==> inputs of job 894 <==
## cordic_sincos
module cordic_sincos(
	input clk,
	input rst,
	input start,
	input [15:0] z0,
	output ready,
	output reg done,
	output [15:0] x,
	output [15:0] y
	);
Settings: LEC_CHECK=0, CAP_MARGIN=20, CORE_MARGIN=7, CORE_UTILIZATION=55, CTS_CLUSTER_DIAMETER=22, GPL_ROUTABILITY_DRIVEN=1, HOLD_SLACK_MARGIN=0.21, MIN_ROUTING_LAYER=met2, SLEW_MARGIN=20, TNS_END_PERCENT=45; clock period 3.24 ns.
run.sh (not shown) runs the stock make flow with config.mk's settings and CLKGATE_MAP_FILE=.
==> job 1788: changes against job 894 <==
- ABC_AREA: unset -> 1
- CORE_MARGIN: 7 -> 2
- CORE_UTILIZATION: 55 -> 72
- CTS_CLUSTER_DIAMETER: 22 -> 168
- CTS_CLUSTER_SIZE: unset -> 97
- GPL_ROUTABILITY_DRIVEN: 1 -> unset
- HOLD_SLACK_MARGIN: 0.21 -> unset
- MIN_ROUTING_LAYER: met2 -> unset
- PLACE_DENSITY: unset -> 0.39
- TNS_END_PERCENT: 45 -> 5
==> flow/constraint.sdc (replaced) <==
create_clock -name core_clock -period 2.64 [get_ports {clk}]
set_input_delay 0.5280 -clock core_clock [delete_from_list [all_inputs] [get_ports {clk}]]
set_output_delay 0.5280 -clock core_clock [all_outputs]
set_load 0.01 [all_outputs]
==> results <==
quantity                                                                  job 1788          job 894
Worst-case setup slack after placement                                   -0.864 ns         -1.01 ns
MUX area fraction                                                           0.655%            14.2%
Overall die area                                                         9790 um^2       14600 um^2
Yosys cell types                                                                53               54
# placed instances                                                            1176              972
Area reported by Yosys stat                                              6490 um^2        6290 um^2
Number of nets at floorplan                                                    988              785
Fraction of the mapped netlist area in simple logic gates                    25.5%            11.1%
Compound Share, Synth                                                        15.6%            16.0%
Final estimated routing congestion in global placement                       0.958            0.982
Adder and majority cell fraction of the synthesized area                     14.7%            15.2%
Outcome                                                             did not finish  failed layout checks
Stage where the flow stopped                                               4_1_cts                -
Layout check failures                                                            -     setup timing
Cell row count                                                                  34               38
Synthesized instance count                                                     898              695
Core area                                                                8720 um^2       11000 um^2
DIE HEIGHT                                                                 99.0 um           121 um
Synth Area per Inst                                                      7.23 um^2        9.06 um^2
Placed cell areas                                                        8170 um^2        7830 um^2
Post-DP HPWL                                                               17.5 mm          14.3 mm
X dimension of the die                                                     99.0 um           121 um
Syn Std Cell Area                                                        6490 um^2        6290 um^2
Portion of synthesized cell area occupied by the leading cell type           16.0%            16.5%
Cells in synth_stat.txt                                                        898              695
Effective utilization at floorplan                                           74.4%            57.3%
XORs/XNORs by Area                                                           7.40%            10.7%

---

==> run a <==
==> flow/design.v <==
`timescale 1ns / 1ps
module cla_slice_part(g,p,a,b);
 input a, b;
 output g;  
 output p;  
 assign g = a & b;
 assign p = a ^ b;
endmodule
module CarryPropagateGenerateUnit( g,p,a,b);
	input  [15:0] a,b;
	output [15:0] g,p;
	cla_slice_part s0(g[0],p[0],a[0],b[0]);
	cla_slice_part s1(g[1],p[1],a[1],b[1]);
	cla_slice_part s2(g[2],p[2],a[2],b[2]);
	cla_slice_part s3(g[3],p[3],a[3],b[3]);
	cla_slice_part s4(g[4],p[4],a[4],b[4]);
	cla_slice_part s5(g[5],p[5],a[5],b[5]);
	cla_slice_part s6(g[6],p[6],a[6],b[6]);
	cla_slice_part s7(g[7],p[7],a[7],b[7]);
	cla_slice_part s8(g[8],p[8],a[8],b[8]);
	cla_slice_part s9(g[9],p[9],a[9],b[9]);
	cla_slice_part s10(g[10],p[10],a[10],b[10]);
	cla_slice_part s11(g[11],p[11],a[11],b[11]);
	cla_slice_part s12(g[12],p[12],a[12],b[12]);
	cla_slice_part s13(g[13],p[13],a[13],b[13]);
	cla_slice_part s14(g[14],p[14],a[14],b[14]);
	cla_slice_part s15(g[15],p[15],a[15],b[15]);
endmodule
module SixteenBitSummationUnit(sum,p,carry,cin);
  input [14:0] carry;
  input cin;
  input [15:0] p;
  output [15:0] sum;
  assign sum[0] = p[0] ^ cin;
  assign sum[1] = p[1] ^ carry[0];
  assign sum[2] = p[2] ^ carry[1];
  assign sum[3] = p[3] ^ carry[2];
  assign sum[4] = p[4] ^ carry[3];
  assign sum[5] = p[5] ^ carry[4];
  assign sum[6] = p[6] ^ carry[5];
  assign sum[7] = p[7] ^ carry[6];
  assign sum[8] = p[8] ^ carry[7];
  assign sum[9] = p[9] ^ carry[8];
  assign sum[10] = p[10] ^ carry[9];
  assign sum[11] = p[11] ^ carry[10];
  assign sum[12] = p[12] ^ carry[11];
  assign sum[13] = p[13] ^ carry[12];
  assign sum[14] = p[14] ^ carry[13];
  assign sum[15] = p[15] ^ carry[14];
endmodule
module four_bit_block_cla(P,G,carry,p,g,cin);
	input [3:0] p,g;
	input cin;
	output [2:0] carry;
	output P,G;
	assign	carry[0] = 	g[0] |
											cin & p[0];
	assign	carry[1] =  g[1] |
											g[0] & p[1] |
											cin  &  p[0] & p[1];
	assign	carry[2] =  g[2] |
											g[1] & p[2] |
											g[0] & p [1] & p[2] |
											cin  & p[0] & p[1] & p[2];
	assign	P = p[0] & p[1] & p[2] & p[3];
	assign	G = g[3] | 
							g[2] & p[3] |
							g[1] & p[2] & p[3] |
							g[0] & p[1] & p[2] & p[3];
endmodule
module cla_16_two_level(sum,cout,a,b,cin);
	input [15:0] a, b;
	input cin;
	output [15:0] sum;
	output  cout;
	wire [15:0]   g, p,carry;  
	wire [3:0]  G,P;
	assign carry[3]  = G[0] | cin & P[0];
	assign carry[7]  = G[1] | G[0] & P[1] | cin & P[0] & P[1]; 
	assign carry[11] = G[2] |
										 G[1] & P[2] |
										 G[0] & P[1] & P[2] | 
										 cin  & P[0] & P[1] & P[2];
	assign cout = G[3] |
								G[2] & P[3] |
								G[1] & P[2] & P[3] |
								G[0] & P[1] & P[2] & P[3] |
								cin   & P[0] & P[1] & P[2] & P[3];
	CarryPropagateGenerateUnit   CPGU( g,p,a,b);
	four_bit_block_cla FBBC0(P[0],G[0],carry[2:0],p[3:0],g[3:0],cin);     
	four_bit_block_cla FBBC1(P[1],G[1],carry[6:4],p[7:4],g[7:4],carry[3]);   
	four_bit_block_cla FBBC2(P[2],G[2],carry[10:8],p[11:8],g[11:8],carry[7]);
	four_bit_block_cla FBBC3(P[3],G[3],carry[14:12],p[15:12],g[15:12],carry[11]); 
	SixteenBitSummationUnit TTBSU(sum,p,carry[14:0],cin);
endmodule
`timescale 1ns / 1ps
module xnew2(
	output reg [15:0] x,
	input [15:0] x0,
	input [15:0] y,
	input cin,
	input reset,
	input stop,
	input clk
	);
	wire [15:0] sum,a,b;
	wire cout;	 
	cla_16_two_level alu(sum,cout,a,b,cin);
	assign a=x;
	assign b=cin?(~y):y;
	always @(posedge clk)
	begin
		if(reset)
		begin
			x<=x0;
		end
		else
		begin
			if(!stop)
			begin
				x<=sum;
			end
			else
			begin
				x<=x;
			end
		end
	end
endmodule
`timescale 1ns / 1ps
module ynew2(
	output reg [15:0] y,
	input [15:0] y0,
	input [15:0] x,
	input cin,
	input reset,
	input stop,
	input clk
	);
	wire [15:0] sum,a,b;
	wire cout;	 
	cla_16_two_level alu(sum,cout,a,b,cin);
	assign a=y;
	assign b=cin?(~x):x;
	always @(posedge clk)
	begin
		if(reset)
		begin
			y<=y0;
		end
		else
		begin
			if(!stop)
			begin
				y<=sum;
			end
			else
			begin
				y<=y;
			end
		end	
	end
endmodule
`timescale 1ns / 1ps
module znew2(
	output reg [15:0] z,
	output zsign,
	input [15:0] z0,
	input [15:0] zrom,
	input cin,
	input reset,
	input stop,
	input clk
	);
	wire [15:0] sum,a,b;
	wire cout;	 
	cla_16_two_level alu(sum,cout,a,b,cin);
	assign a=z;
	assign b=cin?(~zrom):zrom;
	always @(posedge clk)
	begin
		if(reset)
		begin
			z<=z0;
		end
		else
		begin
			if(!stop)
				z<=sum;
			else
				z<=z;
		end	
	end
	assign zsign=z[15];
endmodule
`timescale 1ns / 1ps
module datapathnew2(
	output [15:0] x,
	output [15:0] y,
	input [15:0] z0,
	input [3:0] i,
	input reset,
	input stop,
	input clk
	); 
	parameter xinit=16'b0010_0110_1101_1101;	 
	parameter yinit=16'b0;
	reg [15:0] zrom_q;
	wire [15:0] xval,yval,zval;
	wire [15:0] x0,y0;
	wire [15:0] z;
	wire zsign;
	always @(*)
	begin
		case(i)
			4'd0: zrom_q=16'b0011_0010_0100_0011;
			4'd1: zrom_q=16'b0001_1101_1010_1100;
			4'd2: zrom_q=16'b0000_1111_1010_1101;
			4'd3: zrom_q=16'b0000_0111_1111_0101;
			4'd4: zrom_q=16'b0000_0011_1111_1110;
			4'd5: zrom_q=16'b0000_0001_1111_1111;
			4'd6: zrom_q=16'b0000_0000_1111_1111;
			4'd7: zrom_q=16'b0000_0000_0111_1111;
			4'd8: zrom_q=16'b0000_0000_0011_1111;
			4'd9: zrom_q=16'b0000_0000_0001_1111;
			4'd10: zrom_q=16'b0000_0000_0000_1111;
			4'd11: zrom_q=16'b0000_0000_0000_0111;
			4'd12: zrom_q=16'b0000_0000_0000_0011;
			4'd13: zrom_q=16'b0000_0000_0000_0001;
			4'd14: zrom_q=16'b0;
			4'd15: zrom_q=16'b0;
			default: zrom_q=16'b0;
		endcase
	end
	xnew2 xmod(x,x0,yval,xcin,reset,stop,clk);
	ynew2 ymod(y,y0,xval,ycin,reset,stop,clk);
	znew2 zmod(z,zsign,z0,zval,zcin,reset,stop,clk);
	assign x0=xinit;
	assign y0=yinit;
	assign xval=$signed(x)>>>i;
	assign yval=$signed(y)>>>i;
	assign zval=zrom_q;
	assign xcin=zsign?1'b0:1'b1;
	assign ycin=zsign?1'b1:1'b0;
	assign zcin=zsign?1'b0:1'b1;
endmodule
`timescale 1ns / 1ps
module cordic_sincos(
	input clk,
	input rst,
	input start,
	input [15:0] z0,
	output ready,
	output reg done,
	output [15:0] x,
	output [15:0] y
	);
	reg busy;
	reg [3:0] cnt;
	wire load;
	assign ready = ~busy;
	assign load = rst | (start & ~busy);
	always @(posedge clk)
	begin
		if(rst)
		begin
			busy <= 1'b0;
			cnt <= 4'd0;
			done <= 1'b0;
		end
		else
		begin
			done <= 1'b0;
			if(!busy)
			begin
				cnt <= 4'd0;
				if(start)
					busy <= 1'b1;
			end
			else
			begin
				cnt <= cnt + 4'd1;
				if(cnt == 4'd15)
				begin
					busy <= 1'b0;
					done <= 1'b1;
				end
			end
		end
	end
	datapathnew2 dp(x,y,z0,cnt,load,~busy,clk);
endmodule
==> flow/run.sh <==
#!/bin/bash
# the make line also repeats each setting of config.mk as NAME=value (left out here)
make -C /OpenROAD-flow-scripts/flow DESIGN_CONFIG=/design/flow/config.mk WORK_HOME=/design/flow/orfs CLKGATE_MAP_FILE= finish
==> flow/config.mk <==
export PLATFORM = sky130hd
export DESIGN_NAME = cordic_sincos
export DESIGN_NICKNAME = cordic_sincos
export VERILOG_FILES = /design/flow/design.v
export SDC_FILE = /design/flow/constraint.sdc
export NUM_CORES = 4
export LEC_CHECK = 0
export ABC_AREA = 1
export CAP_MARGIN = 20
export CORE_ASPECT_RATIO = 0.5
export CORE_MARGIN = 2
export CORE_UTILIZATION = 72
export CTS_CLUSTER_DIAMETER = 240
export CTS_CLUSTER_SIZE = 96
export PLACE_DENSITY = 0.37
export SLEW_MARGIN = 20
==> flow/constraint.sdc <==
create_clock -name core_clock -period 2.36 [get_ports {clk}]
set_input_delay 0.4720 -clock core_clock [delete_from_list [all_inputs] [get_ports {clk}]]
set_output_delay 0.4720 -clock core_clock [all_outputs]
set_load 0.01 [all_outputs]
==> run b (differences from run a) <==
==> flow/config.mk (replaced) <==
export PLATFORM = sky130hd
export DESIGN_NAME = cordic_sincos
export DESIGN_NICKNAME = cordic_sincos
export VERILOG_FILES = /design/flow/design.v
export SDC_FILE = /design/flow/constraint.sdc
export NUM_CORES = 4
export LEC_CHECK = 0
export CAP_MARGIN = 20
export CORE_MARGIN = 2
export CORE_UTILIZATION = 72
export CTS_CLUSTER_SIZE = 97
export SETUP_SLACK_MARGIN = -0.33
export SLEW_MARGIN = 20
export TNS_END_PERCENT = 10
==> flow/constraint.sdc (replaced) <==
create_clock -name core_clock -period 3.65 [get_ports {clk}]
set_input_delay 0.7300 -clock core_clock [delete_from_list [all_inputs] [get_ports {clk}]]
set_output_delay 0.7300 -clock core_clock [all_outputs]
set_load 0.01 [all_outputs]
==> qor summary <==
	run a	run b
Rows	24	34
Status	did not finish	finished with violations
Last stage reached	clock tree synthesis	-
Violated checks	-	negative setup slack
Placed Cells incl. Taps	1190	916
Share of Yosys cell area claimed by the top area cell type	16.0%	16.5%
Mapped Area	6490 µm²	6290 µm²
Routability congestion estimate from global placement	1.01	1.03
Net count after synthesis	988	785
Adder and majority cell fraction of the synthesized area	14.7%	15.2%
Post-synthesis cell count	898	695
Count of different cell masters after synthesis	53	54
Die area	9840 µm²	9510 µm²
Core utilization before placement	74.3%	73.3%
Area post-placement	8310 µm²	7530 µm²
Share of synthesized area occupied by flip-flops and latches	23.4%	24.2%
Post-synth mux share	0.655%	14.2%
Pre-CTS worst setup slack	-1.09 ns	-0.780 ns
Vertical die dimension	71.1 µm	97.5 µm
Total cells reported by yosys after synthesis	898	695
Synthesized area per cell	7.23 µm²	9.06 µm²
HPWL after detailed placement	18700 µm	13900 µm
Post-synthesis share of cell area spent on and, or, nand and nor gates	25.5%	11.1%
Horizontal die size	138 µm	97.5 µm
Area fraction in compound gates after synthesis	15.6%	16.0%
